P:
## top
module top(
  input clk,
  input rst_n,
  input din_rx,
  output dout_tx_s1,
  output dout_tx_s2,
  output [31:0] addr_tx_s1,
  output [31:0] addr_tx_s2
    );
Size: ~2700 cells after synthesis, roughly 480 flip-flops, about 69 I/O pins, ~20000 µm² of cells after synthesis.
make LEC_CHECK=0 ABC_AREA=1 CAP_MARGIN=20 CORE_MARGIN=2 CORE_UTILIZATION=68 CTS_CLUSTER_DIAMETER=392 GPL_TIMING_DRIVEN=1 HOLD_SLACK_MARGIN=0.14 MAX_ROUTING_LAYER=met4 MIN_ROUTING_LAYER=met1 SLEW_MARGIN=20 finish   # period 2.37 ns
run.sh (not shown) runs the stock make flow with config.mk's settings and CLKGATE_MAP_FILE=.
P finished every stage; the final checks, however, were not passed, the failures being negative setup slack.
Input-level comparison between Q and P:
# P
export LEC_CHECK = 0
export ABC_AREA = 1
export CAP_MARGIN = 20
export CORE_MARGIN = 2
export CORE_UTILIZATION = 68
export CTS_CLUSTER_DIAMETER = 392
export GPL_TIMING_DRIVEN = 1
export HOLD_SLACK_MARGIN = 0.14
export MAX_ROUTING_LAYER = met4
export MIN_ROUTING_LAYER = met1
export SLEW_MARGIN = 20
create_clock -name core_clock -period 2.37 [get_ports {clk}]
# Q
export LEC_CHECK = 0
export CAP_MARGIN = 20
export CORE_MARGIN = 2
export CORE_UTILIZATION = 34
export CTS_CLUSTER_DIAMETER = 392
export GPL_TIMING_DRIVEN = 0
export HOLD_SLACK_MARGIN = 0.14
export MAX_ROUTING_LAYER = met4
export MIN_ROUTING_LAYER = met2
export SETUP_SLACK_MARGIN = 0.7
export SLEW_MARGIN = 20
create_clock -name core_clock -period 2.35 [get_ports {clk}]
Findings:
Not one of P and Q finished clean.
In Q the implementation completed, yet the final layout does not meet the checks, the culprit being negative setup slack.
Although it ran to completion, P produced a layout that fails the final checks because of negative setup slack.
Changes observed in Q relative to P: area taken by flip-flops and latches rose about 0.7%, number of instances resized during post-cts repair rose by 413, cell area after technology mapping saw a decrease, wire length moved up.
Total power of Q is higher than that of P.
Where setup slack is concerned, P is better than Q.
Q vs. P: leakage power went down by about 5%.
Compared with P, Q shows a final cell count without fillers that is 8.7% lower.
Q ended up with a higher relative contribution of the clock network to total power than P did.
For R, these inputs were changed with respect to Q:
# Q
export LEC_CHECK = 0
export CAP_MARGIN = 20
export CORE_MARGIN = 2
export CORE_UTILIZATION = 34
export CTS_CLUSTER_DIAMETER = 392
export GPL_TIMING_DRIVEN = 0
export HOLD_SLACK_MARGIN = 0.14
export MAX_ROUTING_LAYER = met4
export MIN_ROUTING_LAYER = met2
export SETUP_SLACK_MARGIN = 0.7
export SLEW_MARGIN = 20
create_clock -name core_clock -period 2.35 [get_ports {clk}]
# R
export LEC_CHECK = 0
export CAP_MARGIN = 20
export CORE_MARGIN = 2
export CORE_UTILIZATION = 66
export CTS_CLUSTER_DIAMETER = 392
export GPL_TIMING_DRIVEN = 1
export HOLD_SLACK_MARGIN = 0.14
export MAX_ROUTING_LAYER = met4
export MIN_ROUTING_LAYER = met1
export SLEW_MARGIN = 20
create_clock -name core_clock -period 3.13 [get_ports {clk}]
Fraction of the core area occupied by cells at floorplan in R is 32 points above Q.
R: flip-flop and latch power is 25% lower than what Q reported.
Against Q, the final cell area of R is lower.
Number of ports placed on the die boundary: Q vs R identical
[compare] base=Q new=R: clock-buffer cell count shows a reduction of 6, met1 wire length up 19000 µm, total power lower.
From Q to R, net count of the mapped netlist did not move at all.
Looking only at total routed wirelength, and setting everything else aside, the higher value of R and Q goes to Q.
Layout checks on Q: not met. Flow itself completed; violations: negative setup slack.
R completed; timing, DRC and antenna clean
Note that the per-cell routed wire length recorded for Q amounts to 1.11 times the value seen in R.
In the metrics for R and Q, the one carrying the lower final cell count is R.
Here is what was changed in the inputs of S compared with R.
# R
export LEC_CHECK = 0
export CAP_MARGIN = 20
export CORE_MARGIN = 2
export CORE_UTILIZATION = 66
export CTS_CLUSTER_DIAMETER = 392
export GPL_TIMING_DRIVEN = 1
export HOLD_SLACK_MARGIN = 0.14
export MAX_ROUTING_LAYER = met4
export MIN_ROUTING_LAYER = met1
export SLEW_MARGIN = 20
create_clock -name core_clock -period 3.13 [get_ports {clk}]
# S
export LEC_CHECK = 0
export ABC_AREA = 1
export CAP_MARGIN = 20
export CORE_MARGIN = 2
export CORE_UTILIZATION = 70
export CTS_CLUSTER_DIAMETER = 360
export GPL_TIMING_DRIVEN = 1
export HOLD_SLACK_MARGIN = -0.1
export MAX_ROUTING_LAYER = met4
export MIN_ROUTING_LAYER = met1
export SLEW_MARGIN = 20
create_clock -name core_clock -period 2.37 [get_ports {clk}]
In S the implementation completed, yet the final layout does not meet the checks, the culprit being negative setup slack.
Between R and S, shortest period the worst path allows decreased.
Per the comparison of S with R, unique cell type count in the Yosys netlist decreased 24%; multi-input combinational gate total increased 533; final design area excluding fillers increased about 13%; vertical extent of the die increased 2.1 µm.
The area of the multi-input gates in S sits 1400 µm² above the value recorded for R.
Mapped cell area on S is up relative to R.
R has a lower via count than S.
Changes observed in S relative to R: routed length on met3 went up, die extent in x went up.

========
Setup of oak:
top again, from the RTL that the note above started with.
Design top, start of the top module:
module top(
  input clk,
  input rst_n,
  input din_rx,
  output dout_tx_s1,
  output dout_tx_s2,
  output [31:0] addr_tx_s1,
  output [31:0] addr_tx_s2
    );
  wire [7:0] dout_rx;
  wire valid_rx;
  wire [1:0] sel;
  wire [31:0] data;
  wire [31:0] addr_rx;
  wire en;
  wire valid_master;
  wire penable;
  wire pwrite_slave;
  wire pready_fsm;
  wire [1:0] psel_slave;
  wire pready_master;
  wire valid_slave;
  wire [31:0] addr_slave;
  wire test_valid;
  wire [31:0] din_tx;
  wire [31:0] data_fsm1;
  wire [31:0] data_fsm2;
  wire valid_fsm_s1;
  wire valid_fsm_s2;
  wire valid_tx;
  wire [7:0] data_tx;
  wire dout_tx_in;
  wire done;
  wire [31:0] addr_fsm1;
  wire [31:0] addr_fsm2;
  wire tx_busy;
  wire [65:0] psel_slave1;
  wire [65:0] psel_slave2;
  wire valid_tx2;
  wire [7:0] data_tx2;
  wire done2;
  wire tx_busy2;
  wire pready_fsm2;
  wire pready_fsm1;
  wire pready_fsm_mas;
  receiver dut0(
  .clk(clk),
  .rst_n(rst_n),
  .din(din_rx),
  .dout(dout_rx),
  .valid(valid_rx)
  );
  connection_receiver_master dut1(
  .clk(clk),
  .rst_n(rst_n),
  .valid_tx(valid_rx),
  .dout(dout_rx),
  .pselx_m(sel),
  .pwdata_m(data),
  .paddr_m(addr_rx),
  .pwrite_m(en),
  .pready(pready_fsm_mas),
  .valid(valid_master)
  );
  apb_master dut2(
  .pclk(clk),
  .prst_n(rst_n),
  .pwrite_m(en),
  .pwdata_m(data),
  .paddr_m(addr_rx),
  .pselx_m(sel),
  .pready(pready_fsm_mas),
  .valid(valid_master),
  .pwrite_s(pwrite_slave),
  .pselx_s(psel_slave),
  .penable(penable),
  .paddr_s(addr_slave),
  .pwdata_s(din_tx)
  );
  demux_slave dut3(
  .clk(clk),
  .sel(psel_slave),
  .data(din_tx),
  .addr(addr_slave),
  .psel_s1(psel_slave1),
  .psel_s2(psel_slave2)
  );
  mux_pready dut4(
  .clk(clk),
  .rst_n(rst_n),
  .sel(psel_slave),
  .pready(pready_fsm_mas),
  ...
==> flow/config.mk <==
export PLATFORM = sky130hd
export DESIGN_NAME = top
export DESIGN_NICKNAME = top
export VERILOG_FILES = /design/flow/design.v
export SDC_FILE = /design/flow/constraint.sdc
export NUM_CORES = 4
export LEC_CHECK = 0
export ABC_AREA = 1
export CAP_MARGIN = 20
export CELL_PAD_IN_SITES_DETAIL_PLACEMENT = 2
export CELL_PAD_IN_SITES_GLOBAL_PLACEMENT = 2
export CORE_ASPECT_RATIO = 1.15
export CORE_MARGIN = 2
export CORE_UTILIZATION = 68
export CTS_CLUSTER_DIAMETER = 53
export CTS_CLUSTER_SIZE = 80
export HOLD_SLACK_MARGIN = -0.08
export MIN_ROUTING_LAYER = met2
export PLACE_DENSITY = 0.6
export SLEW_MARGIN = 40
==> flow/constraint.sdc <==
create_clock -name core_clock -period 5.0 [get_ports {clk}]
set_input_delay 1.0000 -clock core_clock [delete_from_list [all_inputs] [get_ports {clk}]]
set_output_delay 1.0000 -clock core_clock [all_outputs]
set_load 0.01 [all_outputs]
The log for oak ends in 3_1_place_gp_skip_io with error GPL-0301, so the run never completed.
> inputs changed (oak -> pine)
==> flow/config.mk <==
export PLATFORM = sky130hd
export DESIGN_NAME = top
export DESIGN_NICKNAME = top
export VERILOG_FILES = /design/flow/design.v
export SDC_FILE = /design/flow/constraint.sdc
export NUM_CORES = 4
export LEC_CHECK = 0
export ABC_AREA = 1
export CAP_MARGIN = 5
export CELL_PAD_IN_SITES_GLOBAL_PLACEMENT = 3
export CORE_MARGIN = 2
export CORE_UTILIZATION = 40
export SLEW_MARGIN = 20
- As far as post-synthesis sequential element count goes, oak and pine are indistinguishable; the numbers are identical.
- Relative to oak, die outline width increased by 39% in pine.
- Core utilization before placement, oak and pine: higher on oak
- Having completed the whole flow, pine delivered a layout that passed the timing, design-rule and antenna checks.
- Against oak, standard-cell row count in pine rose by more than 10%.
- Delta (pine minus oak): post-synthesis cell area ~0 delta, fraction of the mapped netlist area in simple logic gates ~0 delta.
diff inputs: pine => birch
--- a/flow/config.mk
+++ b/flow/config.mk
@@ -12,2 +12,5 @@
 export CORE_UTILIZATION = 40
+export GPL_ROUTABILITY_DRIVEN = 0
+export MIN_ROUTING_LAYER = met2
+export PLACE_DENSITY = 0.93
 export SLEW_MARGIN = 20
- Relative to pine, post-layout period usage of the worst path has increased by 0.58 points in birch.
- Going from pine to birch, setup slack now sits lower; total number of vias went up; total detailed-routing wirelength now larger.
- When birch is measured against pine, its final critical delay including setup and external delays turns out 0.029 ns higher.
- Finished, but not clean: birch, with DRC.
- birch vs pine, highest metal layer with signal wires: met5 vs met4
- The clock network fraction of design power of birch exceeds that of pine by 0.4 points.
- birch ended up with a lower register share of total power than pine did.
Power figures rest on the tool's default switching activity, not on a simulated workload.
